== v6 ==
## cpu
module cpu(clock, reset, instruction, read_data, memory_control, PC, ALU_result, write_data);
Size: roughly 4600 cells after synthesis, roughly 170 I/O pins, ~63000 um^2 of cells after synthesis.
clock: 11.0 ns
lec_check: 0
cap_margin: 0
cell_pad_in_sites_detail_placement: 1
core_margin: 2
core_utilization: 40
cts_cluster_diameter: 347
gpl_routability_driven: 1
max_routing_layer: met4
setup_slack_margin: 2.84
slew_margin: 15
run.sh (not shown) runs the stock make flow with config.mk's settings and CLKGATE_MAP_FILE=.
In summary, v6 completed successfully, with a layout that passed the timing, DRC and antenna checks.
> inputs changed (v6 -> v7)
==> flow/config.mk <==
export PLATFORM = sky130hd
export DESIGN_NAME = cpu
export DESIGN_NICKNAME = cpu
export VERILOG_FILES = /design/flow/design.v
export SDC_FILE = /design/flow/constraint.sdc
export NUM_CORES = 4
export LEC_CHECK = 0
export CAP_MARGIN = 20
export CORE_MARGIN = 2
export CORE_UTILIZATION = 72
export CTS_CLUSTER_DIAMETER = 393
export PLACE_DENSITY = 0.4
export SLEW_MARGIN = 20
==> flow/constraint.sdc <==
create_clock -name core_clock -period 3.34 [get_ports {clock}]
set_input_delay 0.6680 -clock core_clock [delete_from_list [all_inputs] [get_ports {clock}]]
set_output_delay 0.6680 -clock core_clock [all_outputs]
set_load 0.01 [all_outputs]
[summary]
The flow ended early for v7: it failed with a tool error in detailed placement. v7 vs v6 on core utilization before placement: v7 is the higher one. Die size on v7 is down relative to v6. v7: row count lower than v6. Re post-synthesis cell count: no difference whatsoever between v6 and v7. Re floorplan die width: v7 is about 25% down on v6. Re final weighted congestion in routability-driven placement: v7 and v6 aren't equal, and the lower value belongs to v6.

v14:
Starting RTL as in the previous note.
clock: 11.0 ns
lec_check: 0
cap_margin: 20
core_margin: 2
core_utilization: 40
cts_cluster_size: 81
gpl_timing_driven: 0
setup_slack_margin: 2.73
slew_margin: 20
v14 completed; timing, DRC and antenna clean
Setup changes, v14 to v5
# v14
export LEC_CHECK = 0
export CAP_MARGIN = 20
export CORE_MARGIN = 2
export CORE_UTILIZATION = 40
export CTS_CLUSTER_SIZE = 81
export GPL_TIMING_DRIVEN = 0
export SETUP_SLACK_MARGIN = 2.73
export SLEW_MARGIN = 20
create_clock -name core_clock -period 11.0 [get_ports {clock}]
# v5
export LEC_CHECK = 0
export CAP_MARGIN = 20
export CORE_MARGIN = 2
export CORE_UTILIZATION = 57
export PLACE_DENSITY_LB_ADDON = 0.05
export SETUP_SLACK_MARGIN = 1.57
export SLEW_MARGIN = 20
create_clock -name core_clock -period 6.09 [get_ports {clock}]
### Flow results
- On worst-case hold slack, v5 tracks v14 almost exactly.
- Relative to v14, number of standard-cell rows in the floorplan has decreased by 24 in v5.
- v5 vs v14: signal arrival time at the worst endpoint up in v5
- Measured against each other, v5 and v14 differ in number of cells on the critical path, the higher figure coming from v5.
- Compared with v14, v5 shows number of nets at the end of the flow that has gone up by more than 10%.
- On number of DRC violations after detailed-routing iteration 0, v5 does worse than v14.
- Power consumption, v5 vs v14: up by more than half
- Complete run, failing final checks: v5, reason negative setup slack.
- Number of buffers other than clock buffers in the final layout of v5 exceeds that of v14 by more than half.
--- input diff v5..v30 ---
# v5
export LEC_CHECK = 0
export CAP_MARGIN = 20
export CORE_MARGIN = 2
export CORE_UTILIZATION = 57
export PLACE_DENSITY_LB_ADDON = 0.05
export SETUP_SLACK_MARGIN = 1.57
export SLEW_MARGIN = 20
create_clock -name core_clock -period 6.09 [get_ports {clock}]
# v30
export LEC_CHECK = 0
export ABC_AREA = 1
export CAP_MARGIN = 35
export CELL_PAD_IN_SITES_DETAIL_PLACEMENT = 1
export CORE_ASPECT_RATIO = 1.46
export CORE_MARGIN = 2
export CORE_UTILIZATION = 45
export CTS_CLUSTER_SIZE = 29
export GPL_TIMING_DRIVEN = 1
export MAX_ROUTING_LAYER = met4
export PLACE_DENSITY_LB_ADDON = 0.28
export SLEW_MARGIN = 15
export TNS_END_PERCENT = 15
create_clock -name core_clock -period 6.09 [get_ports {clock}]
==> comparison <==
- The flow ended early for v30: it failed with a tool error in global routing (5_1_grt).
- v30 and v5 ended up with nearly the same adder and majority cell fraction of the synthesized area.
- v30 vs v5 on synthesized area: v30 is the higher one.
- When v30 is measured against v5, its post-cts gate resize count turns out 76% higher.
- The run showing the smaller floorplan net count is v5.
- Compare v30 and v5 | area of the die lower: v5
Inputs modified between v30 and v25:
# v30
export LEC_CHECK = 0
export ABC_AREA = 1
export CAP_MARGIN = 35
export CELL_PAD_IN_SITES_DETAIL_PLACEMENT = 1
export CORE_ASPECT_RATIO = 1.46
export CORE_MARGIN = 2
export CORE_UTILIZATION = 45
export CTS_CLUSTER_SIZE = 29
export GPL_TIMING_DRIVEN = 1
export MAX_ROUTING_LAYER = met4
export PLACE_DENSITY_LB_ADDON = 0.28
export SLEW_MARGIN = 15
export TNS_END_PERCENT = 15
create_clock -name core_clock -period 6.09 [get_ports {clock}]
# v25
export LEC_CHECK = 0
export CAP_MARGIN = 20
export CORE_MARGIN = 2
export CORE_UTILIZATION = 56
export SLEW_MARGIN = 20
create_clock -name core_clock -period 3.34 [get_ports {clock}]
Results
Changes observed in v25 relative to v30: number of cells after detailed placement saw a decrease; chip area line of the yosys report saw a decrease; die boundary width saw an increase; effective utilization at floorplan saw an increase.
From the logs: v25 reached the end of the flow and failed the layout checks with negative setup slack.
Per the comparison of v25 with v30, count of buffers inserted at the top-level ports shows no meaningful change, synthesized cell count dropped about 40%, core area went down 22%, number of core rows decreased by 46 relative to the old numbers, die span in y moved down.
Inputs modified between v25 and v29:
# v25
export LEC_CHECK = 0
export CAP_MARGIN = 20
export CORE_MARGIN = 2
export CORE_UTILIZATION = 56
export SLEW_MARGIN = 20
create_clock -name core_clock -period 3.34 [get_ports {clock}]
# v29
export LEC_CHECK = 0
export CAP_MARGIN = 20
export CORE_MARGIN = 2
export CORE_UTILIZATION = 40
export SLEW_MARGIN = 20
create_clock -name core_clock -period 11.0 [get_ports {clock}]
[summary]
- The final layout from v29, which completed every stage, passed the timing, DRC and antenna checks at the end of the flow.
- The run with more setup slack is v29; v25 has less.
- On net load switching power, the higher figure sits with v25, not v29.
- The final reports for v29 and v25 show placer congestion estimate lower in the former.
- Sort v29 and v25 by net switching share of the total power asc -> top: v29
- Per the comparison of v29 with v25, sequential share of layout area increased 5.4 points, number of non-clock buffers went down by 59%.
- v29: number of optimization iterations in the first detailed-route pass is 2 lower than what v25 reported.
- Taking v25 over v29, the first-iteration DRC count ratio works out to 1.4.
- v29 vs v25: logic depth of the worst setup path including buffers down by more than 10%
- Final count of negative-setup-slack endpoints in v29 vs v25: down 1124
- Comparing the two runs side by side, v29 comes out ahead of v25 on worst hold slack.
Power is estimated from default activity; no workload was simulated.
